### flow/run.sh
#!/bin/bash
# the make line also repeats each setting of config.mk as NAME=value (left out here)
make -C /OpenROAD-flow-scripts/flow DESIGN_CONFIG=/design/flow/config.mk WORK_HOME=/design/flow/orfs CLKGATE_MAP_FILE= finish
### flow/config.mk
export PLATFORM = sky130hd
export DESIGN_NAME = ieee754multiplier
export DESIGN_NICKNAME = ieee754multiplier
export VERILOG_FILES = /design/flow/design.v
export SDC_FILE = /design/flow/constraint.sdc
export NUM_CORES = 4
export LEC_CHECK = 0
export CAP_MARGIN = 10
export CORE_MARGIN = 2
export CORE_UTILIZATION = 72
export CTS_CLUSTER_SIZE = 47
export PLACE_DENSITY = 0.65
export SETUP_SLACK_MARGIN = -0.51
export SLEW_MARGIN = 20
### flow/constraint.sdc
create_clock -name core_clock -period 5.04 [get_ports {clk}]
set_input_delay 1.0080 -clock core_clock [delete_from_list [all_inputs] [get_ports {clk}]]
set_output_delay 1.0080 -clock core_clock [all_outputs]
set_load 0.01 [all_outputs]
### flow/design.v
module ieee754multiplier (
    input logic clk, rst_n,
    input logic [31:0] a_i,
    input logic [31:0] b_i,
    input logic start_i,
    output logic done_o,
    output logic nan_o,
    output logic inifinit_o,
    output logic overflow_o,
    output logic underflow_o,
    output logic [31:0] product_o
);
typedef enum logic[1:0] {
    INITIAL_STATE = 2'b00,
    MULTIPLY_STEP = 2'b01,
    RESULT_VERIFICATION_STEP = 2'b10,
    DONE = 2'b11
} MULTIPLIER_FSM_STATE;
MULTIPLIER_FSM_STATE current_state;
logic [31:0] a_r, b_r;  
logic signal_a, signal_b;
logic [7:0] exponent_a, exponent_b;
logic [23:0] mantissa_a, mantissa_b;  
logic [47:0] mantissa_temp;
logic [9:0] exponent_temp;
logic [31:0] product_r;      
logic [1:0]  exponent_hi_r;  
always_comb begin : MULTIPLIER_COMB_BLOCK
    signal_a = a_r[31];  
    signal_b = b_r[31];  
    exponent_a = a_r[30:23];  
    exponent_b = b_r[30:23];  
    mantissa_a[23] = 1;
    mantissa_a[22:0] = a_r[22:0];   
    mantissa_b[23] = 1;
    mantissa_b[22:0] = b_r[22:0];   
    if (mantissa_a[22-:23] == 0 || mantissa_b[22-:23] == 0) begin  
        mantissa_temp = 0;  
        exponent_temp = 0;  
    end else begin
        mantissa_temp = mantissa_a * mantissa_b;  
        exponent_temp = exponent_a + exponent_b - 127;  
        if (mantissa_temp[47] == 1) begin  
            mantissa_temp = mantissa_temp >> 1;  
            exponent_temp = exponent_temp + 1;  
        end
    end
end
always_ff @(posedge clk, negedge rst_n) begin : MULTIPLIER_FF_BLOCK
    if(!rst_n) begin
        current_state <= INITIAL_STATE;
        a_r <= 32'b0;
        b_r <= 32'b0;
        product_r <= 32'b0;
        exponent_hi_r <= 2'b0;
        done_o <= 1'b0;
        nan_o <= 1'b0;
        inifinit_o <= 1'b0;
        overflow_o <= 1'b0;
        underflow_o <= 1'b0;
        product_o <= 32'b0;
    end else begin
        case (current_state)
            INITIAL_STATE, DONE: begin
                done_o <= 1'b0;
                if (start_i) begin
                    a_r <= a_i;
                    b_r <= b_i;
                    current_state <= MULTIPLY_STEP;
                end else begin
                    current_state <= INITIAL_STATE;
                end
            end
            MULTIPLY_STEP: begin
                product_r[31] <= signal_a ^ signal_b;  
                product_r[30:23] <= exponent_temp[7:0];  
                product_r[22:0] <= mantissa_temp[45:23];  
                exponent_hi_r <= exponent_temp[9:8];
                current_state <= RESULT_VERIFICATION_STEP;
            end
            RESULT_VERIFICATION_STEP: begin
                nan_o <= 1'b0;
                inifinit_o <= 1'b0;
                overflow_o <= 1'b0;
                underflow_o <= 1'b0;
                product_o <= product_r;
                if (product_r[30:23] == 8'hFF && product_r[22:0] != 23'b00) begin
                    nan_o <= 1'b1;
                    product_o <= 32'b00;
                end else if (product_r[30:23] == 8'b11111111 && product_r[22:0] == 23'b0) begin
                    inifinit_o <= 1'b1;
                end else if (exponent_hi_r[0] == 1'b1 || exponent_hi_r[1] == 1'b1) begin
                    overflow_o <= 1'b1;
                    product_o <= 32'h7FFFFFFF;
                end else if (product_r[30:23] == 8'b00000000) begin
                    underflow_o <= 1'b1;
                    product_o <= 32'b00;
                end
                done_o <= 1'b1;
                current_state <= DONE;
            end
        endcase
    end
end
endmodule
==> results of run 1 <==
-- metrics by stage --
step	hold slack [ps]	std cells
4_1_cts	500	3533
3_5_place_dp	474	3443
3_3_place_gp	463	3443
2_1_floorplan	366	2692
-- metal layers --
layer  overflow  GRT usage, %
met4          3          63.1
met3          0          38.7
met2          2          89.4
met1          0          63.6
met5          0          5.08
-- timing repair --
item	CTS
buffers inserted	58
pin swaps	84
endpoints found under the setup margin	33
resized	129
cloned	2
hold buffers	0
==> out/results.ini, run 1 <==
[synthesis]
postSynthSeqShare_pct=14.0
synthTopLogicFamily=adder cells
ys_ff=139
synthArstFlopShare_pct=100
synth_cell_types=66
synthTopCellsByCount=inv_1 (661), fa_1 (482), nand2_1 (313), and2_1 (237), ha_1 (185)
edf_count=0
syn-num-nets=3426
synth_area_mm2=0.0248
simple_gate_share_pct=15.2
ys_sh_mux_pct=3.56
syn_inst=2692
ys_area_mm2=0.0248
aoi_share_pct=5.26
yosysWarnings=1
ys_cells=2692
postSynthAreaPerCell_um2=9.20
ff_type=dfrtp_1
synth-adder-area-share_pct=48.3
xor_area_share_pct=1.34
largest_area_cell=fa_1
yosysTopAreaCellShare_pct=39.0
top_cell=inv_1
top_cells_by_area=fa_1 (39%), dfrtp_1 (14%), inv_1 (10%), ha_1 (9.3%), and2_1 (6.0%)

[clocking]
cts_root_buf=clkbuf_16
cts_sinks=139
cts_max_level=4
cts.path.max_buffers=2
cts_inserted_buffers=17

[global_routing]
grt_use_total_pct=63.8
grt-ovfl-total=5

[place]
placed_area_mm2=0.0289
gp_congestion=0.956
place_hpwl_um=60400
pre_cts_ws_ps=-2150
portBuffers=103

[floorplanning]
fp_util_pct=73.5
die_h_um=189
num_io_pins=104
coreArea_mm2=0.0337
die_x_um=189
die_area_mm2=0.0359
rows=67

[status]
haltStage=global routing (5_1_grt)
stop_error=[ERROR GRT-0232] Routing congestion too high. Check the congestion heatmap in the GUI.
status=aborted with a tool error

==> run 2: changes to the inputs <==
CAP_MARGIN = 0   (was 10)
CELL_PAD_IN_SITES_GLOBAL_PLACEMENT = 1   (was default)
CORE_ASPECT_RATIO = 0.5   (was default)
CORE_MARGIN = 7   (was 2)
CORE_UTILIZATION = 50   (was 72)
CTS_CLUSTER_DIAMETER = 145   (was default)
CTS_CLUSTER_SIZE = 100   (was 47)
PLACE_DENSITY = default   (was 0.65)
SETUP_SLACK_MARGIN = default   (was -0.51)
TNS_END_PERCENT = 15   (was default)
clock period = 9.0 ns   (was 5.04 ns; I/O delays follow)
==> out/results.ini, run 2 <==
[status]
status=timing/DRC/antenna clean

[synthesis]
largest_area_cell=fa_1
ys_ff=139  ; unchanged
synthArstFlopShare_pct=100  ; unchanged
synthTopLogicFamily=adder cells
edf_count=0  ; unchanged
ys_area_mm2=0.0248  ; unchanged
synth_area_mm2=0.0248  ; unchanged
xor_area_share_pct=1.34  ; unchanged
synthTopCellsByCount=inv_1 (661), fa_1 (482), nand2_1 (313), and2_1 (237), ha_1 (185)
postSynthSeqShare_pct=14.0  ; unchanged
ys_sh_mux_pct=3.56  ; unchanged
simple_gate_share_pct=15.2  ; unchanged
top_cells_by_area=fa_1 (39%), dfrtp_1 (14%), inv_1 (10%), ha_1 (9.3%), and2_1 (6.0%)
yosysTopAreaCellShare_pct=39.0  ; unchanged
top_cell=inv_1
yosysWarnings=1  ; unchanged
ys_cells=2692  ; unchanged
aoi_share_pct=5.26  ; unchanged
postSynthAreaPerCell_um2=9.20  ; unchanged
synth-adder-area-share_pct=48.3  ; unchanged
ff_type=dfrtp_1
syn-num-nets=3426  ; unchanged
syn_inst=2692  ; unchanged
synth_cell_types=66  ; unchanged

[timing]
relSlewSlack_pct=30.6
slew_violations=0
rsz0062_at_grt=false
setup_viol=0
holdWs_ps=485
setup_tns_ps=0
timing.fmax_ghz=0.120
hold_viol=0
max_slew.worst_pin.slew_ps=1040
fin_crit_ps=8360
period_used_pct=92.9
fin_skew_ps=13.4

[worst_setup_path]
cpMostUsedCell=fa_1
slowest_delay_ps=890
reg2regPathDepth=27
cp_num_cells=27
r2r-end=exponent_hi_r[0]
setup.worst_path.end=exponent_hi_r[0]
cp_data_arrival_time_ps=8680
required_ps=9320
path_class=reg -> reg
setup.reg_to_reg.worst_slack_ps=640
r2r_start=b_r[8]
critPathBufInv=9
crit_path_start_kind=flop
crit_path_top_delay_cell=dfrtp_1
startpoint=b_r[8]
cp-end-kind=flop
cp_top_family=adder cells
critPathMaxFanout=18

[place]
portBuffers=103  ; unchanged
gp_congestion=0.896  ; -6.3%
place_hpwl_um=56300  ; -6.8%
placedCellCount=3392  ; -1.5%

[drt]
wl_per_cell_um=20.2
wirelength_um=69200
drt_iter0_drc=1015
first_pass_iters=5
vias_per_cell=5.29
ant_nets=0
vias=18100
drt_drc_violations_left=0

[min_path]
min_to=done_o
worstHoldStart=done_o
min_path_type=reg -> reg
hold_depth=1

[cells_and_area]
areaGrowthSynthToFinish_pct=10.1
fin_cells=3426
post-route-util_pct=56.0
fin_nets=3496
final.fill_count=4476

[clocking]
cts_max_level=4  ; unchanged
cts_sinks=139  ; unchanged
cts_tree=done
cts_setup_buffers=0  ; -100%
cts_inserted_buffers=17  ; unchanged
clk_pin_slew_worst_paths_ps=70
cts_root_buf=clkbuf_16
clk_latency_ps=450
cts.path.max_buffers=2  ; unchanged
ctsResizeCount=0  ; -100%
postCtsHoldBufs=0  ; unchanged

[global_routing]
antenna_found_initial=0
grt_pass1_vias=19500
grt-ovfl-total=0
grt_use_total_pct=25.5
grt_max_degree=83
grt_pass1_wl_um=111000

[run]
warnings=29
cap_violations=0

[floorplanning]
die_h_um=171  ; -9.5%
coreArea_mm2=0.0487  ; +45%
die_x_um=329  ; +74%
num_io_pins=104  ; unchanged
rows=57  ; -15%
die_area_mm2=0.0563  ; +57%
fp_util_pct=50.8  ; -23 points

run 2: cell type report:
cell class / instances / area (µm²) / area share (%)
antenna: 2 / 5.00 / 0.0184
clock buffer: 18 / 429 / 1.57
clock inverter: 14 / 155 / 0.569
inverter: 663 / 2490 / 9.13
multi-input combinational: 1758 / 18300 / 67.0
sequential: 139 / 3480 / 12.8
tap: 649 / 812 / 2.98
timing repair buffer: 183 / 1630 / 5.99
run 2: layer usage:
layer  up-vias  track usage, %  wire length, µm
met5         -               0                0
met4         0            6.40             1610
met3        79            3.33             3070
met2       429            42.3            32700
met1      9385            35.7            31800
li1       8223               -                -
run 2: stage by stage:
stage                     cell area [µm²]  setup WS [ps]
final                               27300            642
after global routing                27300            160
after global placement              26700            839
after CTS                           27300            675
after detailed placement            26700            677
after floorplan                     24800           2000
==> run 3: changes to the inputs <==
ABC_AREA = 1   (was default)
CAP_MARGIN = 20   (was 0)
CELL_PAD_IN_SITES_GLOBAL_PLACEMENT = default   (was 1)
CORE_ASPECT_RATIO = default   (was 0.5)
CORE_MARGIN = 2   (was 7)
CORE_UTILIZATION = 72   (was 50)
CTS_CLUSTER_DIAMETER = 372   (was 145)
TNS_END_PERCENT = default   (was 15)
clock period = 5.53 ns   (was 9.0 ns; I/O delays follow)
==> out/results.ini, run 3 <==
[floorplanning]
die_area_mm2=0.0384  ; -32%
die_h_um=196  ; +14%
die_x_um=196  ; -40%
num_io_pins=104  ; unchanged
fp_util_pct=72.8  ; +22 points
rows=70  ; +23%
coreArea_mm2=0.0364  ; -25%

[clocking]
cts_max_level=4  ; unchanged
cts_root_buf=clkbuf_16
cts_inserted_buffers=17  ; unchanged
postCtsHoldBufs=0  ; unchanged
cts.path.max_buffers=2  ; unchanged
cts_sinks=139  ; unchanged

[synthesis]
ys_ff=139  ; unchanged
ys_cells=3564  ; +32%
aoi_share_pct=3.39  ; -1.9 points
ys_area_mm2=0.0265  ; +7.1%
synth_area_mm2=0.0265  ; +7.1%
edf_count=0  ; unchanged
syn-num-nets=4298  ; +25%
top_cell=nand2_1
ys_sh_mux_pct=0  ; -3.6 points
synth_cell_types=41  ; -38%
simple_gate_share_pct=21.2  ; +6.1 points
synthTopLogicFamily=adder cells
yosysTopAreaCellShare_pct=36.4  ; -2.6 points
xor_area_share_pct=0.396  ; -0.95 points
synth-adder-area-share_pct=45.1  ; -3.2 points
top_cells_by_area=fa_1 (36%), nand2_1 (16%), inv_1 (14%), dfrtp_1 (13%), ha_1 (8.7%)
syn_inst=3564  ; +32%
yosysWarnings=1  ; unchanged
largest_area_cell=fa_1
postSynthAreaPerCell_um2=7.44  ; -19%
synthArstFlopShare_pct=100  ; unchanged
postSynthSeqShare_pct=13.1  ; -0.93 points
synthTopCellsByCount=nand2_1 (1149), inv_1 (1001), fa_1 (482), ha_1 (185), clkbuf_1 (145)
ff_type=dfrtp_1

[place]
gp_congestion=1.01  ; +13%
place_hpwl_um=72500  ; +29%
placed_area_mm2=0.0304  ; +14%
portBuffers=103  ; unchanged

[status]
haltStage=global routing (5_1_grt)
status=aborted with a tool error
stop_error=[ERROR GRT-0116] Global routing finished with congestion. Check the congestion regions in the DRC Viewer.

[global_routing]
grt_use_total_pct=74.4
grt-ovfl-total=10

## run 3: metal layers
metal / overflow / GRT usage, %
met4: 5 / 68.3
met2: 4 / 88.3
met5: 0 / 47.0
met3: 0 / 62.6
met1: 1 / 75.2
## run 3: repair_timing
action,in CTS
resized,127
cloned,4
buffers inserted,44
endpoints found under the setup margin,33
pin swaps,25
## run 3: metrics by stage
step / util, % / setup WS (ps) / instances
after detailed placement: 83.5 / -1130 / 4290
after global placement: 83.5 / -999 / 4290
after CTS: 87.5 / -917 / 4370
after floorplan: - / -421 / 3564
==> run 4: changes to the inputs <==
ABC_AREA = default   (was 1)
CAP_MARGIN = 40   (was 20)
CELL_PAD_IN_SITES_DETAIL_PLACEMENT = 0   (was default)
CORE_ASPECT_RATIO = 0.93   (was default)
CORE_UTILIZATION = 32   (was 72)
CTS_CLUSTER_DIAMETER = 308   (was 372)
CTS_CLUSTER_SIZE = 14   (was 100)
GPL_TIMING_DRIVEN = 1   (was default)
MAX_ROUTING_LAYER = met5   (was default)
PLACE_DENSITY_LB_ADDON = 0.13   (was default)
SETUP_SLACK_MARGIN = -0.01   (was default)
SLEW_MARGIN = 25   (was 20)
TNS_END_PERCENT = 20   (was default)
clock period = 9.79 ns   (was 5.53 ns; I/O delays follow)
==> out/results.ini, run 4 <==
[status]
status=timing/DRC/antenna clean

[timing]
period_used_pct=85.1
hold_viol=0
rsz0062_at_grt=false
setup_viol=0
timing.fmax_ghz=0.120
fin_crit_ps=8330
max_slew.worst_pin.slew_ps=954
slew_violations=0
fin_skew_ps=43.8
setup_tns_ps=0
relSlewSlack_pct=36.4

[synthesis]
syn_inst=2692  ; -24%
ys_ff=139  ; unchanged
ys_area_mm2=0.0248  ; -6.6%
postSynthAreaPerCell_um2=9.20  ; +24%
synthTopCellsByCount=inv_1 (661), fa_1 (482), nand2_1 (313), and2_1 (237), ha_1 (185)
top_cell=inv_1
synthArstFlopShare_pct=100  ; unchanged
ys_sh_mux_pct=3.56  ; +3.6 points
synthTopLogicFamily=adder cells
simple_gate_share_pct=15.2  ; -6.1 points
yosysWarnings=1  ; unchanged
postSynthSeqShare_pct=14.0  ; +0.93 points
synth-adder-area-share_pct=48.3  ; +3.2 points
xor_area_share_pct=1.34  ; +0.95 points
synth_area_mm2=0.0248  ; -6.6%
yosysTopAreaCellShare_pct=39.0  ; +2.6 points
aoi_share_pct=5.26  ; +1.9 points
ys_cells=2692  ; -24%
largest_area_cell=fa_1
synth_cell_types=66  ; +61%
syn-num-nets=3426  ; -20%
edf_count=0  ; unchanged
top_cells_by_area=fa_1 (39%), dfrtp_1 (14%), inv_1 (10%), ha_1 (9.3%), and2_1 (6.0%)
ff_type=dfrtp_1

[clocking]
cts_inserted_buffers=17  ; unchanged
clk_pin_slew_worst_paths_ps=70
postCtsHoldBufs=0  ; unchanged
cts_root_buf=clkbuf_16
cts_sinks=139  ; unchanged
cts_max_level=4  ; unchanged
cts_setup_buffers=0  ; -100%
clk_latency_ps=480
ctsResizeCount=0  ; -100%
cts_tree=done
cts.path.max_buffers=2  ; unchanged

[global_routing]
antenna_found_initial=2
grt_pass1_wl_um=123000
grt_max_degree=66
grt_use_total_pct=20.5
grt_pass1_vias=20100
grt-ovfl-total=0

[worst_setup_path]
cp_data_arrival_time_ps=8640
setup.worst_path.end=product_r[2]
cpMostUsedCell=fa_1
critPathMaxFanout=19
crit_path_top_delay_cell=dfrtp_1
path_cells=inv_1 > nor2_1 > fa_1 > fa_1 > inv_1 > fa_1 > fa_1 > inv_1 > fa_1 > fa_1 > inv_1 > fa_1 > inv_1 > ha_1 > a21oi_1 > o21ai_0 > a31oi_1 > nand4_1 > nand3_1 > a22o_1 > buf_4 > mux2i_1 > o22ai_1
slowest_delay_ps=850
cp-end-kind=flop
startpoint=b_r[0]
path_class=reg -> reg
setup.reg_to_reg.worst_slack_ps=1460
critPathBufInv=6
r2r_start=b_r[0]
crit_path_start_kind=flop
r2r-end=product_r[2]
cp_top_family=adder cells
cp_num_cells=23
required_ps=10100
reg2regPathDepth=23

[min_path]
worstHoldStart=done_o
min_to=done_o
min_path_type=reg -> reg
hold_depth=1

[floorplanning]
coreArea_mm2=0.0768  ; +110%
fp_util_pct=32.3  ; -41 points
die_area_mm2=0.0796  ; +110%
num_io_pins=104  ; unchanged
rows=98  ; +40%
die_x_um=292  ; +49%
die_h_um=272  ; +39%

[cells_and_area]
seqCellArea_mm2=0.00348
logic_area_mm2=0.0183
final.fill_count=7921
areaGrowthSynthToFinish_pct=11.8
fin_area_mm2=0.0277
fin_nets=3484

[run]
cap_violations=0
warnings=27

[place]
gp_congestion=0.894  ; -12%
placed_area_mm2=0.0271  ; -11%
portBuffers=103  ; unchanged
place_hpwl_um=63600  ; -12%

[drt]
wirelength_um=78800
drt_drc_violations_left=0
vias=18300
vias_per_cell=4.86
ant_nets=0
wl_per_cell_um=20.9
first_pass_iters=7
drt_iter0_drc=1064

[run 4: per-layer routing]
metal	GRT usage [%]	share of wire [%]	vias up	wire, µm
met2	34.3	48	431	37800
met1	28.4	46	9600	36100
met5	0	0	-	0
met3	2.41	4.1	84	3260
met4	4.99	2.0	0	1600
li1	-	-	8198	-
[run 4: cell type report]
cell class	count	share of cell area [%]
sequential	139	12.6
timing repair buffer	171	5.89
inverter	663	8.98
clock inverter	12	0.452
clock buffer	20	1.65
antenna	2	0.0181
tap	1000	4.52
multi-input combinational	1758	65.9
[run 4: metrics by stage]
stage	util [%]	cells	setup slack, ps	hold WS [ps]
6_report	36.1	3765	1460	482
5_1_grt	36.1	3763	1030	499
4_1_cts	36.0	3761	1450	486
3_5_place_dp	35.3	3729	1510	474
3_3_place_gp	35.1	3723	1500	462
2_1_floorplan	-	2692	2790	366
==> run 5: changes to the inputs <==
CAP_MARGIN = 25   (was 40)
CELL_PAD_IN_SITES_DETAIL_PLACEMENT = 2   (was 0)
CORE_ASPECT_RATIO = default   (was 0.93)
CORE_UTILIZATION = 72   (was 32)
CTS_CLUSTER_DIAMETER = default   (was 308)
CTS_CLUSTER_SIZE = default   (was 14)
GPL_ROUTABILITY_DRIVEN = 0   (was default)
MAX_ROUTING_LAYER = met4   (was met5)
MIN_ROUTING_LAYER = met1   (was default)
PLACE_DENSITY_LB_ADDON = 0.15   (was 0.13)
SETUP_SLACK_MARGIN = default   (was -0.01)
SLEW_MARGIN = 20   (was 25)
TNS_END_PERCENT = 45   (was 20)
clock period = 5.85 ns   (was 9.79 ns; I/O delays follow)
==> out/results.ini, run 5 <==
[synthesis]
ys_sh_mux_pct=3.56  ; unchanged
synth-adder-area-share_pct=48.3  ; unchanged
edf_count=0  ; unchanged
syn-num-nets=3426  ; unchanged
yosysWarnings=1  ; unchanged
synth_area_mm2=0.0248  ; unchanged
postSynthSeqShare_pct=14.0  ; unchanged
ys_cells=2692  ; unchanged
top_cells_by_area=fa_1 (39%), dfrtp_1 (14%), inv_1 (10%), ha_1 (9.3%), and2_1 (6.0%)
xor_area_share_pct=1.34  ; unchanged
largest_area_cell=fa_1
synthTopLogicFamily=adder cells
ys_ff=139  ; unchanged
yosysTopAreaCellShare_pct=39.0  ; unchanged
synthTopCellsByCount=inv_1 (661), fa_1 (482), nand2_1 (313), and2_1 (237), ha_1 (185)
ff_type=dfrtp_1
aoi_share_pct=5.26  ; unchanged
postSynthAreaPerCell_um2=9.20  ; unchanged
top_cell=inv_1
simple_gate_share_pct=15.2  ; unchanged
ys_area_mm2=0.0248  ; unchanged
synthArstFlopShare_pct=100  ; unchanged
syn_inst=2692  ; unchanged
synth_cell_types=66  ; unchanged

[place]
portBuffers=103  ; unchanged

[floorplanning]
die_x_um=189  ; -35%
coreArea_mm2=0.0337  ; -56%
num_io_pins=104  ; unchanged
rows=67  ; -32%
fp_util_pct=73.5  ; +41 points
die_area_mm2=0.0359  ; -55%
die_h_um=189  ; -30%

[status]
status=aborted with a tool error
haltStage=detailed placement (3_5_place_dp)
stop_error=Error: detail_place.tcl, 38 bad optional access

## run 5: through the flow
| stage | hold WS, ps | setup TNS (ps) | std cells | cell area, µm² | setup WS (ps) |
|---|---|---|---|---|---|
| floorplan | 366 | -18080 | 2692 | 25500 | -660 |
| global placement | 463 | -38960 | 3453 | 28900 | -1370 |
==> run 6: changes to the inputs <==
CAP_MARGIN = 15   (was 25)
CELL_PAD_IN_SITES_DETAIL_PLACEMENT = default   (was 2)
CTS_CLUSTER_DIAMETER = 80   (was default)
CTS_CLUSTER_SIZE = 21   (was default)
GPL_ROUTABILITY_DRIVEN = default   (was 0)
GPL_TIMING_DRIVEN = default   (was 1)
HOLD_SLACK_MARGIN = -0.1   (was default)
MAX_ROUTING_LAYER = default   (was met4)
MIN_ROUTING_LAYER = default   (was met1)
PLACE_DENSITY_LB_ADDON = default   (was 0.15)
SETUP_SLACK_MARGIN = 1.64   (was default)
TNS_END_PERCENT = 10   (was 45)
clock period = 6.62 ns   (was 5.85 ns; I/O delays follow)
==> out/results.ini, run 6 <==
[synthesis]
largest_area_cell=fa_1
synthArstFlopShare_pct=100  ; unchanged
top_cells_by_area=fa_1 (39%), dfrtp_1 (14%), inv_1 (10%), ha_1 (9.3%), and2_1 (6.0%)
synth-adder-area-share_pct=48.3  ; unchanged
ff_type=dfrtp_1
ys_sh_mux_pct=3.56  ; unchanged
postSynthSeqShare_pct=14.0  ; unchanged
synth_area_mm2=0.0248  ; unchanged
synthTopCellsByCount=inv_1 (661), fa_1 (482), nand2_1 (313), and2_1 (237), ha_1 (185)
ys_ff=139  ; unchanged
ys_cells=2692  ; unchanged
yosysWarnings=1  ; unchanged
ys_area_mm2=0.0248  ; unchanged
edf_count=0  ; unchanged
syn_inst=2692  ; unchanged
top_cell=inv_1
postSynthAreaPerCell_um2=9.20  ; unchanged
synth_cell_types=66  ; unchanged
simple_gate_share_pct=15.2  ; unchanged
xor_area_share_pct=1.34  ; unchanged
aoi_share_pct=5.26  ; unchanged
syn-num-nets=3426  ; unchanged
yosysTopAreaCellShare_pct=39.0  ; unchanged
synthTopLogicFamily=adder cells

[worst_setup_path]
cp_num_cells=25
critPathMaxFanout=12
setup.reg_to_reg.worst_slack_ps=-590
required_ps=6890
cpMostUsedCell=fa_1
crit_path_start_kind=flop
startpoint=a_r[10]
setup.worst_path.end=exponent_hi_r[0]
path_class=reg -> reg
cp_top_family=adder cells
critPathBufInv=7
r2r_start=a_r[10]
cp_data_arrival_time_ps=7480
slowest_delay_ps=570
r2r-end=exponent_hi_r[0]
cp-end-kind=flop
reg2regPathDepth=25
crit_path_top_delay_cell=fa_1

[timing]
setup_viol=33
fin_crit_ps=7210
relSlewSlack_pct=39.0
max_slew.worst_pin.slew_ps=912
slew_violations=0
fin_skew_ps=16.5
timing.final.ws_setup_ps=-592
hold_viol=0
rsz0062_at_grt=true
period_used_pct=109
timing.fmax_ghz=0.139

[clocking]
clk_pin_slew_worst_paths_ps=70
cts_sinks=139
cts_tree=done
cts_max_level=4
cts_inserted_buffers=17
clk_latency_ps=450
cts_root_buf=clkbuf_16
cts.path.max_buffers=2

[drt]
drt_iter0_drc=2265
diodes=0
vias=21200
first_pass_iters=6
wirelength_um=81200
ant_nets=0
drt_drc_violations_left=0
vias_per_cell=6.08
wl_per_cell_um=23.3

[place]
place_hpwl_um=61300
portBuffers=103  ; unchanged
gp_congestion=0.997

[cells_and_area]
post-route-util_pct=88.9
fin_nets=3751
areaGrowthSynthToFinish_pct=20.9

[global_routing]
grt_max_degree=94
grt_use_total_pct=46.5
grt_pass1_wl_um=125000
antenna_found_initial=5
grt_pass1_vias=23100
grt-ovfl-total=0

[floorplanning]
die_area_mm2=0.0359  ; unchanged
coreArea_mm2=0.0337  ; unchanged
die_x_um=189  ; unchanged
die_h_um=189  ; unchanged
fp_util_pct=73.5  ; unchanged
rows=67  ; unchanged
num_io_pins=104  ; unchanged

[min_path]
min_to=done_o
min_path_type=reg -> reg
hold_depth=1
worstHoldStart=done_o

[status]
violations=negative setup slack
status=failed layout checks

[run]
warnings=33
cap_violations=0

## run 6: final cells by class
class,instances,area [µm²]
inverter,663,2500
clock inverter,14,183
multi-input combinational,1758,18900
clock buffer,18,439
tap,448,561
timing repair buffer,438,3840
fill,1586,3750
sequential,139,3520
## run 6: per-stage QoR
step	std cells	worst slack [ps]	cell area, µm²	setup TNS, ps	hold slack (ps)
final	3478	-592	30000	-15740	483
after global routing	3478	-789	30000	-22320	516
after CTS	3452	-464	29400	-12560	485
after detailed placement	3400	-641	28500	-18530	466
after global placement	3400	-485	28500	-14050	462
after floorplan	2692	110	25400	0	366
## run 6: layer usage
metal  global-route usage, %  part of all wire [%]
met3                    16.6                    14
met4                    25.8                   7.2
met2                    71.4                    45
met1                    57.7                    34
met5                       0                 0.039
## run 6: what timing repair did
action,in CTS,in global routing
pin swaps,11,66
resized,38,72
buffers inserted,20,25
cloned,0,1
endpoints found under the setup margin,33,33
hold buffers,0,0
==> run 7: changes to the inputs <==
CAP_MARGIN = 20   (was 15)
CORE_ASPECT_RATIO = 0.54   (was default)
CORE_MARGIN = 5   (was 2)
CORE_UTILIZATION = 37   (was 72)
CTS_CLUSTER_DIAMETER = default   (was 80)
CTS_CLUSTER_SIZE = default   (was 21)
GPL_ROUTABILITY_DRIVEN = 1   (was default)
HOLD_SLACK_MARGIN = default   (was -0.1)
PLACE_DENSITY_LB_ADDON = 0.16   (was default)
SETUP_SLACK_MARGIN = 1.4   (was 1.64)
TNS_END_PERCENT = default   (was 10)
clock period = 13.7 ns   (was 6.62 ns; I/O delays follow)
==> out/results.ini, run 7 <==
[floorplanning]
fp_util_pct=37.5  ; -36 points
die_area_mm2=0.0725  ; +100%
num_io_pins=104  ; unchanged
die_h_um=200  ; +5.6%
die_x_um=362  ; +91%
coreArea_mm2=0.0660  ; +96%
rows=69  ; +3.0%

[clocking]
cts_sinks=139  ; unchanged
cts_inserted_buffers=17  ; unchanged
clk_pin_slew_worst_paths_ps=80  ; about the same
cts_setup_buffers=0  ; -100%
ctsResizeCount=0  ; -100%
postCtsHoldBufs=0  ; unchanged
cts_root_buf=clkbuf_16
cts.path.max_buffers=2  ; unchanged
cts_tree=done
clk_latency_ps=470  ; +20 ps
cts_max_level=4  ; unchanged

[worst_setup_path]
cp_top_family=adder cells
critPathBufInv=8  ; +1
slowest_delay_ps=790  ; +220 ps
r2r_start=b_r[8]
cp_data_arrival_time_ps=8900  ; +1420 ps
setup.worst_path.end=exponent_hi_r[1]
setup.reg_to_reg.worst_slack_ps=5120  ; +5710 ps
reg2regPathDepth=26  ; +4.0%
path_class=reg -> reg
crit_path_top_delay_cell=dfrtp_1
startpoint=b_r[8]
cp_num_cells=26  ; +4.0%
required_ps=14020  ; +7130 ps
cp-end-kind=flop
crit_path_start_kind=flop
r2r-end=exponent_hi_r[1]
critPathMaxFanout=28  ; +16
cpMostUsedCell=fa_1

[synthesis]
synthArstFlopShare_pct=100  ; unchanged
synthTopLogicFamily=adder cells
synth_cell_types=66  ; unchanged
syn-num-nets=3426  ; unchanged
ys_cells=2692  ; unchanged
ys_area_mm2=0.0248  ; unchanged
synthTopCellsByCount=inv_1 (661), fa_1 (482), nand2_1 (313), and2_1 (237), ha_1 (185)
synth_area_mm2=0.0248  ; unchanged
yosysTopAreaCellShare_pct=39.0  ; unchanged
largest_area_cell=fa_1
top_cell=inv_1
simple_gate_share_pct=15.2  ; unchanged
syn_inst=2692  ; unchanged
ys_ff=139  ; unchanged
postSynthAreaPerCell_um2=9.20  ; unchanged
edf_count=0  ; unchanged
top_cells_by_area=fa_1 (39%), dfrtp_1 (14%), inv_1 (10%), ha_1 (9.3%), and2_1 (6.0%)
ys_sh_mux_pct=3.56  ; unchanged
aoi_share_pct=5.26  ; unchanged
yosysWarnings=1  ; unchanged
ff_type=dfrtp_1
postSynthSeqShare_pct=14.0  ; unchanged
synth-adder-area-share_pct=48.3  ; unchanged
xor_area_share_pct=1.34  ; unchanged

[global_routing]
grt_pass1_wl_um=130000  ; +4.1%
grt_max_degree=83  ; -12%
grt_use_total_pct=24.3  ; -22 points
grt_pass1_vias=19400  ; -16%
grt-ovfl-total=0  ; unchanged
antenna_found_initial=4  ; -1

[min_path]
worstHoldStart=a_r[20]
min_path_type=reg -> reg
hold_depth=1  ; unchanged
min_to=a_r[20]

[run]
cap_violations=0  ; unchanged
warnings=27  ; -18%

[place]
place_hpwl_um=69300  ; +13%
placed_area_mm2=0.0267  ; -6.2%
gp_congestion=0.940  ; -5.7%
pre_cts_ws_ps=5250  ; +5890 ps
portBuffers=103  ; unchanged

[cells_and_area]
final.fill_count=6528  ; +310%
seqCellArea_mm2=0.00348  ; -1.2%
logic_area_mm2=0.0183  ; -3.4%
fin_nets=3463  ; -7.7%
post-route-util_pct=41.4  ; -47 points
fin_area_mm2=0.0274  ; -8.7%
areaGrowthSynthToFinish_pct=10.4

[timing]
rsz0062_at_grt=false
period_used_pct=62.6  ; -46 points
timing.final.ws_setup_ps=5120  ; +5710 ps
relSlewSlack_pct=25.3  ; -14 points
setup_tns_ps=0  ; +15740 ps
timing.fmax_ghz=0.117  ; -16%
hold_viol=0  ; unchanged
fin_crit_ps=8580  ; +1370 ps
fin_skew_ps=14.6  ; -1.86 ps
max_slew.worst_pin.slew_ps=1120  ; +208 ps
setup_viol=0  ; -100%
slew_violations=0  ; unchanged

[drt]
wl_per_cell_um=23.9  ; +2.4%
wirelength_um=86800  ; +6.9%
first_pass_iters=6  ; unchanged
vias_per_cell=5.14  ; -16%
drt_drc_violations_left=0  ; unchanged
drt_iter0_drc=1954  ; -14%
ant_nets=0  ; unchanged
vias=18700  ; -12%

[status]
status=timing/DRC/antenna clean

==> run 7: through the flow <==
step	hold slack [ps]	cells
CTS	509	3629
floorplan	366	2692
detailed placement	487	3597
global placement	462	3597
finish	506	3630
global route	526	3629
==> run 7: area by class of cell <==
cell class,count,share of cell area [%]
clock buffer,17,1.56
sequential,139,12.7
multi-input combinational,1758,66.8
clock inverter,15,0.709
tap,887,4.06
antenna,1,0.00915
inverter,663,9.10
timing repair buffer,150,5.08
==> run 7: per-layer routing <==
metal | vias to the layer above | GRT usage, % | wire, µm
met5 | - | 2.48 | 252
met4 | 4 | 2.54 | 589
met3 | 56 | 11.3 | 12000
met2 | 883 | 29.4 | 30800
met1 | 9555 | 39.0 | 43200
li1 | 8155 | - | -
==> run 8: changes to the inputs <==
CORE_ASPECT_RATIO = default   (was 0.54)
CORE_MARGIN = 2   (was 5)
CORE_UTILIZATION = 70   (was 37)
CTS_CLUSTER_DIAMETER = 80   (was default)
GPL_ROUTABILITY_DRIVEN = default   (was 1)
HOLD_SLACK_MARGIN = -0.1   (was default)
PLACE_DENSITY_LB_ADDON = default   (was 0.16)
SETUP_SLACK_MARGIN = default   (was 1.4)
clock period = 7.09 ns   (was 13.7 ns; I/O delays follow)
==> out/results.ini, run 8 <==
[clocking]
cts_inserted_buffers=17  ; unchanged
cts.path.max_buffers=2  ; unchanged
cts_sinks=139  ; unchanged
postCtsHoldBufs=0  ; unchanged
cts_max_level=4  ; unchanged
cts_root_buf=clkbuf_16
clk_pin_slew_worst_paths_ps=70  ; about the same
clk_latency_ps=450  ; -20 ps
cts_tree=done

[cells_and_area]
post-route-util_pct=84.5  ; +43 points
fin_nets=3684  ; +6.4%
areaGrowthSynthToFinish_pct=18.5

[worst_setup_path]
r2r-end=product_r[16]
setup.worst_path.end=product_r[16]
crit_path_top_delay_cell=fa_2
cp_num_cells=26  ; unchanged
r2r_start=a_r[11]
required_ps=7450  ; -6570 ps
setup.reg_to_reg.worst_slack_ps=-2  ; -5120 ps
cp_top_family=adder cells
crit_path_start_kind=flop
critPathMaxFanout=7  ; -75%
cpMostUsedCell=fa_1
startpoint=a_r[11]
slowest_delay_ps=590  ; -200 ps
cp_data_arrival_time_ps=7450  ; -1450 ps
path_class=reg -> reg
critPathBufInv=8  ; unchanged
reg2regPathDepth=26  ; unchanged
cp-end-kind=flop

[synthesis]
yosysWarnings=1  ; unchanged
synth_cell_types=66  ; unchanged
top_cells_by_area=fa_1 (39%), dfrtp_1 (14%), inv_1 (10%), ha_1 (9.3%), and2_1 (6.0%)
xor_area_share_pct=1.34  ; unchanged
top_cell=inv_1
edf_count=0  ; unchanged
largest_area_cell=fa_1
syn_inst=2692  ; unchanged
postSynthSeqShare_pct=14.0  ; unchanged
postSynthAreaPerCell_um2=9.20  ; unchanged
ys_area_mm2=0.0248  ; unchanged
ff_type=dfrtp_1
simple_gate_share_pct=15.2  ; unchanged
synthArstFlopShare_pct=100  ; unchanged
ys_cells=2692  ; unchanged
synthTopLogicFamily=adder cells
ys_sh_mux_pct=3.56  ; unchanged
aoi_share_pct=5.26  ; unchanged
synthTopCellsByCount=inv_1 (661), fa_1 (482), nand2_1 (313), and2_1 (237), ha_1 (185)
ys_ff=139  ; unchanged
syn-num-nets=3426  ; unchanged
synth_area_mm2=0.0248  ; unchanged
synth-adder-area-share_pct=48.3  ; unchanged
yosysTopAreaCellShare_pct=39.0  ; unchanged

[drt]
drt_drc_violations_left=0  ; unchanged
wl_met3_um=7680  ; -36%
vias_per_cell=5.89  ; +15%
wirelength_um=75200  ; -13%
maxUsedRoutingLayer=met5
met1_length_um=26200  ; -39%
route.met2.wl_um=35900  ; +17%
ant_nets=0  ; unchanged
diodes=0  ; -1
drt_iter0_drc=1738  ; -11%
first_pass_iters=6  ; unchanged
wl_per_cell_um=22.0  ; -7.9%
vias=20100  ; +7.9%

[global_routing]
grt-ovfl-total=0  ; unchanged
grt_use_total_pct=42.7  ; +18 points
grt_pass1_wl_um=116000  ; -11%
grt_pass1_vias=21500  ; +11%
antenna_found_initial=2  ; -2
grt_max_degree=76  ; -8.4%

[min_path]
min_to=nan_o
min_path_type=reg -> reg
worstHoldStart=nan_o
hold_depth=1  ; unchanged

[status]
violations=negative setup slack
status=failed layout checks

[floorplanning]
die_area_mm2=0.0369  ; -49%
num_io_pins=104  ; unchanged
die_x_um=192  ; -47%
fp_util_pct=71.3  ; +34 points
rows=68  ; -1.4%
die_h_um=192  ; -4.0%
coreArea_mm2=0.0347  ; -47%

[timing]
fin_crit_ps=7090  ; -1490 ps
timing.final.ws_setup_ps=-2.01  ; -5120 ps
period_used_pct=100  ; +37 points
timing.fmax_ghz=0.141  ; +21%
fin_skew_ps=18.0  ; +3.36 ps
slew_violations=0  ; unchanged
setup_tns_ps=-2.01  ; -2.01 ps
rsz0062_at_grt=true
max_slew.worst_pin.slew_ps=905  ; -216 ps
relSlewSlack_pct=39.6  ; +14 points
setup_viol=1  ; +1
hold_viol=0  ; unchanged

[run]
cap_violations=0  ; unchanged
warnings=30  ; +11%

[place]
gp_congestion=1.02  ; +8.2%
portBuffers=103  ; unchanged
place_hpwl_um=59700  ; -14%

==> run 8: final cells by class <==
| class | instances | area [µm²] |
|---|---|---|
| Timing Repair Buffer | 371 | 3420 |
| Clock buffer | 17 | 425 |
| Inverter | 663 | 2490 |
| Multi-Input combinational cell | 1758 | 18800 |
| Sequential cell | 139 | 3510 |
| Tap cell | 455 | 569 |
| Fill cell | 1962 | 5370 |
| Clock inverter | 15 | 150 |
==> run 8: metal layers <==
metal	up-vias	global-route usage (%)
li1	8615	-
met1	10100	51.4
met2	1105	67.9
met3	323	11.5
met4	4	27.9
met5	-	0
==> run 8: through the flow <==
step                      cell area (µm²)  cells  hold slack, ps  setup slack (ps)
after floorplan                     24800   2692             366              87.2
after global placement              27800   3357             461             -74.6
after detailed placement            27800   3357             477              -202
after CTS                           28600   3395             495              9.15
after global routing                29300   3418             518              -115
final                               29300   3418             496             -2.01
==> run 8: what timing repair did <==
action,CTS,global route
pin swaps,9,58
setup buffers,6,22
resized,27,128
gates cloned,0,1
setup endpoints to repair,33,33
==> run 9: changes to the inputs <==
CAP_MARGIN = 0   (was 20)
CELL_PAD_IN_SITES_DETAIL_PLACEMENT = 0   (was default)
CORE_ASPECT_RATIO = 0.93   (was default)
CORE_UTILIZATION = 72   (was 70)
CTS_CLUSTER_DIAMETER = 308   (was 80)
CTS_CLUSTER_SIZE = 14   (was default)
GPL_TIMING_DRIVEN = 1   (was default)
HOLD_SLACK_MARGIN = default   (was -0.1)
MAX_ROUTING_LAYER = met5   (was default)
SETUP_SLACK_MARGIN = -0.88   (was default)
SLEW_MARGIN = 25   (was 20)
TNS_END_PERCENT = 5   (was default)
clock period = 14.2 ns   (was 7.09 ns; I/O delays follow)
==> out/results.ini, run 9 <==
[synthesis]
simple_gate_share_pct=15.2  ; unchanged
syn_inst=2692  ; unchanged
yosysTopAreaCellShare_pct=39.0  ; unchanged
top_cell=inv_1
synthArstFlopShare_pct=100  ; unchanged
synthTopLogicFamily=adder cells
top_cells_by_area=fa_1 (39%), dfrtp_1 (14%), inv_1 (10%), ha_1 (9.3%), and2_1 (6.0%)
xor_area_share_pct=1.34  ; unchanged
synth-adder-area-share_pct=48.3  ; unchanged
postSynthSeqShare_pct=14.0  ; unchanged
synth_area_mm2=0.0248  ; unchanged
yosysWarnings=1  ; unchanged
ys_cells=2692  ; unchanged
ys_ff=139  ; unchanged
syn-num-nets=3426  ; unchanged
edf_count=0  ; unchanged
largest_area_cell=fa_1
aoi_share_pct=5.26  ; unchanged
ys_area_mm2=0.0248  ; unchanged
ys_sh_mux_pct=3.56  ; unchanged
synthTopCellsByCount=inv_1 (661), fa_1 (482), nand2_1 (313), and2_1 (237), ha_1 (185)
postSynthAreaPerCell_um2=9.20  ; unchanged
synth_cell_types=66  ; unchanged
ff_type=dfrtp_1

[floorplanning]
coreArea_mm2=0.0339  ; -2.3%
die_h_um=183  ; -4.8%
die_area_mm2=0.0359  ; -2.7%
fp_util_pct=73.0  ; +1.7 points
num_io_pins=104  ; unchanged
rows=65  ; -4.4%
die_x_um=196  ; +2.2%

[clocking]
ctsResizeCount=0  ; -100%
cts_sinks=139  ; unchanged
cts_max_level=4  ; unchanged
cts.path.max_buffers=2  ; unchanged
cts_tree=done
postCtsHoldBufs=0  ; unchanged
clk_pin_slew_worst_paths_ps=70  ; about the same
cts_inserted_buffers=17  ; unchanged
cts_root_buf=clkbuf_16
clk_latency_ps=440  ; about the same
cts_setup_buffers=0  ; -6

[cells_and_area]
logic_area_mm2=0.0183  ; -2.8%
seqCellArea_mm2=0.00349  ; -0.53%
final.fill_count=2268  ; +16%
fin_area_mm2=0.0267  ; -8.8%
post-route-util_pct=78.9  ; -5.7 points
fin_nets=3453  ; -6.3%
areaGrowthSynthToFinish_pct=7.99

[global_routing]
grt-ovfl-total=0  ; unchanged
grt_pass1_wl_um=110000  ; -5.5%
grt_use_total_pct=40.2  ; -2.4 points
antenna_found_initial=2  ; unchanged
grt_pass1_vias=20800  ; -3.5%
grt_max_degree=74  ; -2.6%

[worst_setup_path]
crit_path_top_delay_cell=dfrtp_1
required_ps=14450  ; +7000 ps
setup.reg_to_reg.worst_slack_ps=5630  ; +5630 ps
crit_path_start_kind=flop
cp-end-kind=flop
startpoint=b_r[8]
cp_data_arrival_time_ps=8820  ; +1370 ps
r2r_start=b_r[8]
slowest_delay_ps=950  ; +360 ps
r2r-end=product_r[26]
cpMostUsedCell=fa_1
cp_num_cells=26  ; unchanged
critPathMaxFanout=28  ; +21
setup.worst_path.end=product_r[26]
cp_top_family=adder cells
reg2regPathDepth=26  ; unchanged
path_class=reg -> reg
critPathBufInv=8  ; unchanged

[drt]
wirelength_um=67800  ; -9.8%
wl_per_cell_um=21.4  ; -2.7%
drt_iter0_drc=1765  ; +1.6%
first_pass_iters=6  ; unchanged
drt_drc_violations_left=0  ; unchanged
ant_nets=0  ; unchanged
vias=19200  ; -4.5%
vias_per_cell=6.06  ; +3.0%

[run]
warnings=29  ; -3.3%
cap_violations=0  ; unchanged

[timing]
timing.fmax_ghz=0.117  ; -17%
setup_viol=0  ; -1
relSlewSlack_pct=24.1  ; -15 points
rsz0062_at_grt=false
setup_tns_ps=0  ; +2.01 ps
period_used_pct=60.4  ; -40 points
timing.final.ws_setup_ps=5630  ; +5630 ps
fin_skew_ps=16.7  ; -1.32 ps
fin_crit_ps=8570  ; +1480 ps
max_slew.worst_pin.slew_ps=1140  ; +235 ps
hold_viol=0  ; unchanged
slew_violations=0  ; unchanged

[place]
gp_congestion=0.965  ; -5.1%
portBuffers=103  ; unchanged
pre_cts_ws_ps=5890  ; +6090 ps
place_hpwl_um=50700  ; -15%
placed_area_mm2=0.0261  ; -6.2%

[min_path]
worstHoldStart=nan_o
min_path_type=reg -> reg
min_to=nan_o
hold_depth=1  ; unchanged

[status]
status=timing/DRC/antenna clean

run 9: metal layers:
metal	part of all wire (%)	GRT usage, %	wire, µm
met4	5.9	21.0	3990
met3	10	8.48	6840
met5	0.024	0	16
met1	37	51.5	24900
met2	47	65.3	32100
run 9: layout make-up:
cell class,count,share of cell area [%]
antenna,1,0.00936
clock buffer,17,1.59
clock inverter,15,0.758
inverter,663,9.31
multi-input combinational,1758,68.3
sequential,139,13.0
tap,435,2.04
timing repair buffer,140,4.97
run 9: per-stage QoR:
stage          std cells  hold slack, ps
2_1_floorplan       2692             366
3_3_place_gp        3134             463
3_5_place_dp        3135             487
4_1_cts             3167             501
5_1_grt             3167             512
6_report            3168             494
==> run 10: changes to the inputs <==
CAP_MARGIN = 15   (was 0)
CELL_PAD_IN_SITES_DETAIL_PLACEMENT = default   (was 0)
CORE_ASPECT_RATIO = default   (was 0.93)
CORE_UTILIZATION = 70   (was 72)
CTS_CLUSTER_DIAMETER = 257   (was 308)
CTS_CLUSTER_SIZE = 36   (was 14)
GPL_TIMING_DRIVEN = default   (was 1)
HOLD_SLACK_MARGIN = -0.1   (was default)
MAX_ROUTING_LAYER = default   (was met5)
SETUP_SLACK_MARGIN = default   (was -0.88)
SLEW_MARGIN = 20   (was 25)
TNS_END_PERCENT = default   (was 5)
clock period = 6.06 ns   (was 14.2 ns; I/O delays follow)
==> out/results.ini, run 10 <==
[floorplanning]
die_x_um=192  ; -2.2%
die_area_mm2=0.0369  ; +2.8%
die_h_um=192  ; +5.1%
fp_util_pct=71.3  ; -1.7 points
coreArea_mm2=0.0347  ; +2.4%
num_io_pins=104  ; unchanged
rows=68  ; +4.6%

[synthesis]
synthTopLogicFamily=adder cells
simple_gate_share_pct=15.2  ; unchanged
xor_area_share_pct=1.34  ; unchanged
synth-adder-area-share_pct=48.3  ; unchanged
top_cells_by_area=fa_1 (39%), dfrtp_1 (14%), inv_1 (10%), ha_1 (9.3%), and2_1 (6.0%)
synthArstFlopShare_pct=100  ; unchanged
syn-num-nets=3426  ; unchanged
synthTopCellsByCount=inv_1 (661), fa_1 (482), nand2_1 (313), and2_1 (237), ha_1 (185)
postSynthAreaPerCell_um2=9.20  ; unchanged
yosysWarnings=1  ; unchanged
synth_area_mm2=0.0248  ; unchanged
ff_type=dfrtp_1
aoi_share_pct=5.26  ; unchanged
ys_sh_mux_pct=3.56  ; unchanged
yosysTopAreaCellShare_pct=39.0  ; unchanged
top_cell=inv_1
postSynthSeqShare_pct=14.0  ; unchanged
largest_area_cell=fa_1
synth_cell_types=66  ; unchanged
ys_area_mm2=0.0248  ; unchanged
ys_cells=2692  ; unchanged
ys_ff=139  ; unchanged
edf_count=0  ; unchanged
syn_inst=2692  ; unchanged

[place]
place_hpwl_um=58400  ; +15%
gp_congestion=0.988  ; +2.3%
portBuffers=103  ; unchanged

[worst_setup_path]
setup.worst_path.end=product_r[15]
startpoint=a_r[9]
slowest_delay_ps=620  ; -330 ps
cp_num_cells=22  ; -15%
setup.reg_to_reg.worst_slack_ps=-1150  ; -6780 ps
reg2regPathDepth=22  ; -15%
path_class=reg -> reg
r2r-end=product_r[15]
cp_data_arrival_time_ps=7590  ; -1230 ps
crit_path_top_delay_cell=fa_1
critPathMaxFanout=7  ; -75%
cp-end-kind=flop
path_cells=and2_1 > fa_1 > inv_1 > fa_1 > inv_1 > fa_1 > fa_1 > fa_2 > fa_1 > inv_1 > fa_1 > inv_1 > ha_4 > and3_1 > a31oi_2 > nand4_1 > a41o_1 > a22o_4 > buf_6 > buf_16 > or2_4 > o221ai_2
r2r_start=a_r[9]
cpMostUsedCell=fa_1
cp_top_family=adder cells
crit_path_start_kind=flop
required_ps=6440  ; -8010 ps
critPathBufInv=6  ; -2

[min_path]
worstHoldStart=nan_o
min_path_type=reg -> reg
min_to=nan_o
hold_depth=1  ; unchanged

[global_routing]
grt_pass1_vias=23100  ; +11%
grt-ovfl-total=0  ; unchanged
grt_use_total_pct=43.9  ; +3.6 points
antenna_found_initial=4  ; +2
grt_max_degree=95  ; +28%
grt_pass1_wl_um=120000  ; +9.1%

[cells_and_area]
fin_nets=3811  ; +10%
final.fill_count=1550  ; -32%
areaGrowthSynthToFinish_pct=25.3

[clocking]
cts_inserted_buffers=17  ; unchanged
cts_root_buf=clkbuf_16
cts.path.max_buffers=2  ; unchanged
cts_sinks=139  ; unchanged
clk_latency_ps=460  ; +20 ps
cts_max_level=4  ; unchanged
postCtsHoldBufs=0  ; unchanged
cts_tree=done
clk_pin_slew_worst_paths_ps=80  ; about the same

[timing]
holdWs_ps=502  ; +8.25 ps
timing.fmax_ghz=0.139  ; +19%
hold_viol=0  ; unchanged
period_used_pct=119  ; +59 points
fin_crit_ps=7210  ; -1360 ps
slew_violations=0  ; unchanged
fin_skew_ps=18.8  ; +2.11 ps
relSlewSlack_pct=25.1  ; +1.1 points
rsz0062_at_grt=true
max_slew.worst_pin.slew_ps=1120  ; -20.5 ps
timing.final.ws_setup_ps=-1150  ; -6780 ps
setup_viol=33  ; +33

[status]
violations=negative setup slack
status=failed layout checks

[drt]
drt_iter0_drc=2198  ; +25%
vias_per_cell=6.11  ; +0.80%
first_pass_iters=5  ; -1
ant_nets=0  ; unchanged
wl_per_cell_um=23.6  ; +10%
wirelength_um=83700  ; +23%
drt_drc_violations_left=0  ; unchanged
vias=21700  ; +13%

[run]
warnings=34  ; +17%
cap_violations=0  ; unchanged

==> run 10: timing repair <==
action	4_1_cts	5_1_grt
cloned	3	3
pin swaps	16	97
resized	89	143
setup buffers	31	57
setup endpoints to repair	33	33
endpoints found under the hold margin	0	0
==> run 10: cell type report <==
cell class / count / area, µm² / area share [%]
Antenna cell: 2 / 5.00 / 0.0161
Clock buffer: 17 / 425 / 1.37
Clock inverter: 15 / 194 / 0.625
Inverter: 663 / 2500 / 8.05
Multi-Input combinational cell: 1759 / 19300 / 62.3
Sequential cell: 139 / 3530 / 11.4
Tap cell: 455 / 569 / 1.83
Timing Repair Buffer: 497 / 4470 / 14.4
==> run 10: per-stage QoR <==
step	util, %	setup WS (ps)	instances	TNS [ps]	instance area (µm²)
finish	89.4	-1150	3547	-35300	31000
global route	89.4	-1370	3546	-40860	31000
CTS	86.3	-857	3486	-25620	30000
detailed placement	82.6	-1170	3420	-33110	28700
global placement	82.6	-1020	3420	-29170	28700
floorplan	-	-450	2692	-11080	25500
==> run 10: metal layers <==
metal	vias up	global-route usage, %	routed length, µm
met4	2	33.5	8130
met3	598	11.6	9280
met1	10700	48.0	26400
met2	1481	73.1	39900
met5	-	0	12
li1	8861	-	-
==> run 11: changes to the inputs <==
CAP_MARGIN = 40   (was 15)
CELL_PAD_IN_SITES_DETAIL_PLACEMENT = 0   (was default)
CORE_ASPECT_RATIO = 0.93   (was default)
CTS_CLUSTER_DIAMETER = 308   (was 257)
CTS_CLUSTER_SIZE = 14   (was 36)
GPL_TIMING_DRIVEN = 1   (was default)
HOLD_SLACK_MARGIN = default   (was -0.1)
MAX_ROUTING_LAYER = met5   (was default)
PLACE_DENSITY_LB_ADDON = 0.03   (was default)
SETUP_SLACK_MARGIN = 1.16   (was default)
SLEW_MARGIN = 25   (was 20)
clock period = 7.59 ns   (was 6.06 ns; I/O delays follow)
==> out/results.ini, run 11 <==
[run]
warnings=30  ; -12%
cap_violations=0  ; unchanged

[clocking]
clk_latency_ps=440  ; -20 ps
clk_pin_slew_worst_paths_ps=70  ; about the same
cts_inserted_buffers=17  ; unchanged
cts_max_level=4  ; unchanged
postCtsHoldBufs=0  ; unchanged
cts_root_buf=clkbuf_16
cts_tree=done
cts_sinks=139  ; unchanged
cts.path.max_buffers=2  ; unchanged

[synthesis]
aoi_share_pct=5.26  ; unchanged
synthTopCellsByCount=inv_1 (661), fa_1 (482), nand2_1 (313), and2_1 (237), ha_1 (185)
ff_type=dfrtp_1
ys_ff=139  ; unchanged
ys_area_mm2=0.0248  ; unchanged
edf_count=0  ; unchanged
syn_inst=2692  ; unchanged
xor_area_share_pct=1.34  ; unchanged
top_cell=inv_1
yosysTopAreaCellShare_pct=39.0  ; unchanged
largest_area_cell=fa_1
synth_area_mm2=0.0248  ; unchanged
ys_sh_mux_pct=3.56  ; unchanged
synth-adder-area-share_pct=48.3  ; unchanged
synthArstFlopShare_pct=100  ; unchanged
postSynthSeqShare_pct=14.0  ; unchanged
syn-num-nets=3426  ; unchanged
top_cells_by_area=fa_1 (39%), dfrtp_1 (14%), inv_1 (10%), ha_1 (9.3%), and2_1 (6.0%)
simple_gate_share_pct=15.2  ; unchanged
postSynthAreaPerCell_um2=9.20  ; unchanged
ys_cells=2692  ; unchanged
synth_cell_types=66  ; unchanged
yosysWarnings=1  ; unchanged
synthTopLogicFamily=adder cells

[min_path]
hold_depth=1  ; unchanged
min_path_type=reg -> reg
worstHoldStart=nan_o
min_to=nan_o

[worst_setup_path]
critPathBufInv=11  ; +5
setup.reg_to_reg.worst_slack_ps=260  ; +1410 ps
crit_path_start_kind=flop
cp_num_cells=28  ; +27%
startpoint=a_r[9]
slowest_delay_ps=570  ; -50 ps
critPathMaxFanout=7  ; unchanged
required_ps=7900  ; +1460 ps
path_class=reg -> reg
reg2regPathDepth=28  ; +27%
r2r_start=a_r[9]
r2r-end=product_r[2]
setup.worst_path.end=product_r[2]
cp_top_family=adder cells
cp_data_arrival_time_ps=7640  ; +50 ps
crit_path_top_delay_cell=fa_2
cp-end-kind=flop

[timing]
setup_viol=0  ; -100%
holdWs_ps=491  ; -11.0 ps
relSlewSlack_pct=47.0  ; +22 points
slew_violations=0  ; unchanged
rsz0062_at_grt=true
period_used_pct=96.6  ; -22 points
max_slew.worst_pin.slew_ps=791  ; -328 ps
fin_skew_ps=13.6  ; -5.19 ps
timing.fmax_ghz=0.136  ; -1.6%
hold_viol=0  ; unchanged
fin_crit_ps=7330  ; +119 ps

[drt]
met1_length_um=27500  ; +4.3%
maxUsedRoutingLayer=met5
first_pass_iters=7  ; +2
wl_met3_um=9930  ; +7.0%
vias_per_cell=5.97  ; -2.3%
drt_drc_violations_left=0  ; unchanged
route.met2.wl_um=33500  ; -16%
drt_iter0_drc=1801  ; -18%
vias=20200  ; -7.0%
wirelength_um=76400  ; -8.7%
ant_nets=0  ; unchanged
wl_per_cell_um=22.6  ; -4.2%

[place]
gp_congestion=0.955  ; -3.3%
portBuffers=103  ; unchanged
place_hpwl_um=55700  ; -4.6%

[cells_and_area]
final.fill_count=2049  ; +32%
areaGrowthSynthToFinish_pct=18.7
post-route-util_pct=84.1  ; -5.3 points
seqCellArea_mm2=0.00359  ; +1.7%
fin_nets=3622  ; -5.0%
logic_area_mm2=0.0191  ; -1.3%

[global_routing]
grt_max_degree=80  ; -16%
grt_pass1_wl_um=121000  ; +0.74%
antenna_found_initial=3  ; -1
grt_use_total_pct=44.1  ; +0.21 points
grt_pass1_vias=21800  ; -5.4%
grt-ovfl-total=0  ; unchanged

[status]
status=timing/DRC/antenna clean

[floorplanning]
rows=66  ; -2.9%
fp_util_pct=70.9  ; -0.44 points
num_io_pins=104  ; unchanged
die_x_um=199  ; +3.6%
die_h_um=185  ; -3.5%
die_area_mm2=0.0369  ; about the same
coreArea_mm2=0.0349  ; +0.63%

==> run 11: stage by stage <==
| step | area [µm²] | setup TNS [ps] | setup WS (ps) | instances |
|---|---|---|---|---|
| after detailed placement | 26900 | -796 | -129 | 3228 |
| after floorplan | 25400 | 0 | 1080 | 2692 |
| final | 29400 | 0 | 259 | 3378 |
| after global routing | 29400 | 0 | 154 | 3377 |
| after global placement | 26900 | 0 | 87.1 | 3226 |
| after CTS | 29000 | 0 | 588 | 3359 |
==> run 11: layer usage <==
layer / track usage (%) / up-vias
li1: - / 8477
met1: 56.9 / 9972
met2: 66.2 / 1334
met3: 14.5 / 380
met4: 23.5 / 4
met5: 1.92 / -
==> run 11: cell type report <==
type	instances	share of cell area [%]
Multi-Input combinational cell	1759	64.9
Sequential cell	139	12.2
Timing Repair Buffer	308	10.3
Inverter	663	8.49
Tap cell	476	2.03
Clock buffer	20	1.59
Clock inverter	12	0.460
Antenna cell	1	0.00852
==> run 11: repair_timing <==
action | in CTS | in global routing
pin swaps | 33 | 32
endpoints found under the setup margin | 33 | 33
buffers inserted | 95 | 15
cloned | 4 | 0
resized | 179 | 37
==> run 12: changes to the inputs <==
CORE_UTILIZATION = 72   (was 70)
CTS_CLUSTER_DIAMETER = 246   (was 308)
PLACE_DENSITY_LB_ADDON = 0.11   (was 0.03)
SETUP_SLACK_MARGIN = 0.93   (was 1.16)
clock period = 7.61 ns   (was 7.59 ns; I/O delays follow)
==> out/results.ini, run 12 <==
[status]
status=timing/DRC/antenna clean

[floorplanning]
die_area_mm2=0.0359  ; -2.7%
fp_util_pct=73.0  ; +2.1 points
rows=65  ; -1.5%
coreArea_mm2=0.0339  ; -2.9%
die_h_um=183  ; -1.4%
die_x_um=196  ; -1.4%
num_io_pins=104  ; unchanged

[clocking]
cts_root_buf=clkbuf_16
cts_max_level=4  ; unchanged
clk_pin_slew_worst_paths_ps=80  ; about the same
cts_sinks=139  ; unchanged
cts_inserted_buffers=17  ; unchanged
cts.path.max_buffers=2  ; unchanged

[synthesis]
synth_area_mm2=0.0248  ; unchanged
ys_cells=2692  ; unchanged
yosysTopAreaCellShare_pct=39.0  ; unchanged
top_cells_by_area=fa_1 (39%), dfrtp_1 (14%), inv_1 (10%), ha_1 (9.3%), and2_1 (6.0%)
ff_type=dfrtp_1
synthTopLogicFamily=adder cells
ys_area_mm2=0.0248  ; unchanged
edf_count=0  ; unchanged
simple_gate_share_pct=15.2  ; unchanged
aoi_share_pct=5.26  ; unchanged
largest_area_cell=fa_1
synthArstFlopShare_pct=100  ; unchanged
ys_sh_mux_pct=3.56  ; unchanged
xor_area_share_pct=1.34  ; unchanged

[timing]
slew_violations=0  ; unchanged
timing.final.ws_setup_ps=329  ; +70.0 ps
period_used_pct=95.7  ; -0.91 points
rsz0062_at_grt=true
fin_skew_ps=23.8  ; +10.2 ps
holdWs_ps=476  ; -14.8 ps
relSlewSlack_pct=50.3  ; +3.2 points
setup_tns_ps=0  ; unchanged

[worst_setup_path]
cp_data_arrival_time_ps=7590  ; -50 ps
cp_top_family=adder cells
crit_path_start_kind=flop
critPathMaxFanout=7  ; unchanged
setup.reg_to_reg.worst_slack_ps=330  ; +70 ps
startpoint=a_r[11]
r2r_start=a_r[11]
cp-end-kind=flop
setup.worst_path.end=exponent_hi_r[1]
slowest_delay_ps=580  ; about the same
cp_num_cells=24  ; -14%
r2r-end=exponent_hi_r[1]
required_ps=7920  ; +20 ps
crit_path_top_delay_cell=fa_2

[drt]
wirelength_um=77900  ; +1.9%
vias=20500  ; +1.9%
drt_drc_violations_left=0  ; unchanged

[min_path]
min_to=done_o

[global_routing]
grt_pass1_wl_um=117000  ; -3.2%
grt_use_total_pct=43.5  ; -0.56 points
grt-ovfl-total=0  ; unchanged
grt_max_degree=59  ; -26%

[place]
portBuffers=103  ; unchanged
pre_cts_ws_ps=133  ; +262 ps
gp_congestion=1.01  ; +5.3%
place_hpwl_um=56900  ; +2.0%

[cells_and_area]
areaGrowthSynthToFinish_pct=16.9

[run]
warnings=30  ; unchanged

## run 12: per-layer routing
layer | GRT usage (%) | vias up | wire length (µm)
met1 | 52.4 | 10300 | 26500
met2 | 72.0 | 1337 | 36900
met3 | 8.07 | 446 | 7880
met4 | 29.4 | 0 | 6650
li1 | - | 8484 | -
met5 | 0 | - | 0
## run 12: cell type report
cell class                 count  area (µm²)  area share, %
antenna                        1        2.50        0.00864
clock buffer                  17         425           1.47
clock inverter                14         133          0.458
inverter                     663        2500           8.63
multi-input combinational   1759       18900           65.3
sequential                   139        3540           12.2
tap                          435         544           1.88
timing repair buffer         299        2890           9.99
## run 12: through the flow
stage | std cells | util (%) | area (µm²)
finish | 3327 | 85.4 | 29000
global placement | 3221 | 79.1 | 26800
global route | 3326 | 85.4 | 28900
floorplan | 2692 | - | 24800
detailed placement | 3223 | 79.2 | 26900
CTS | 3301 | 83.4 | 28300
## run 12: timing repair
action,CTS,global route
gates cloned,1,3
pin swaps,14,51
resized,114,97
endpoints found under the setup margin,33,33
hold buffers,0,0
buffers inserted,46,20
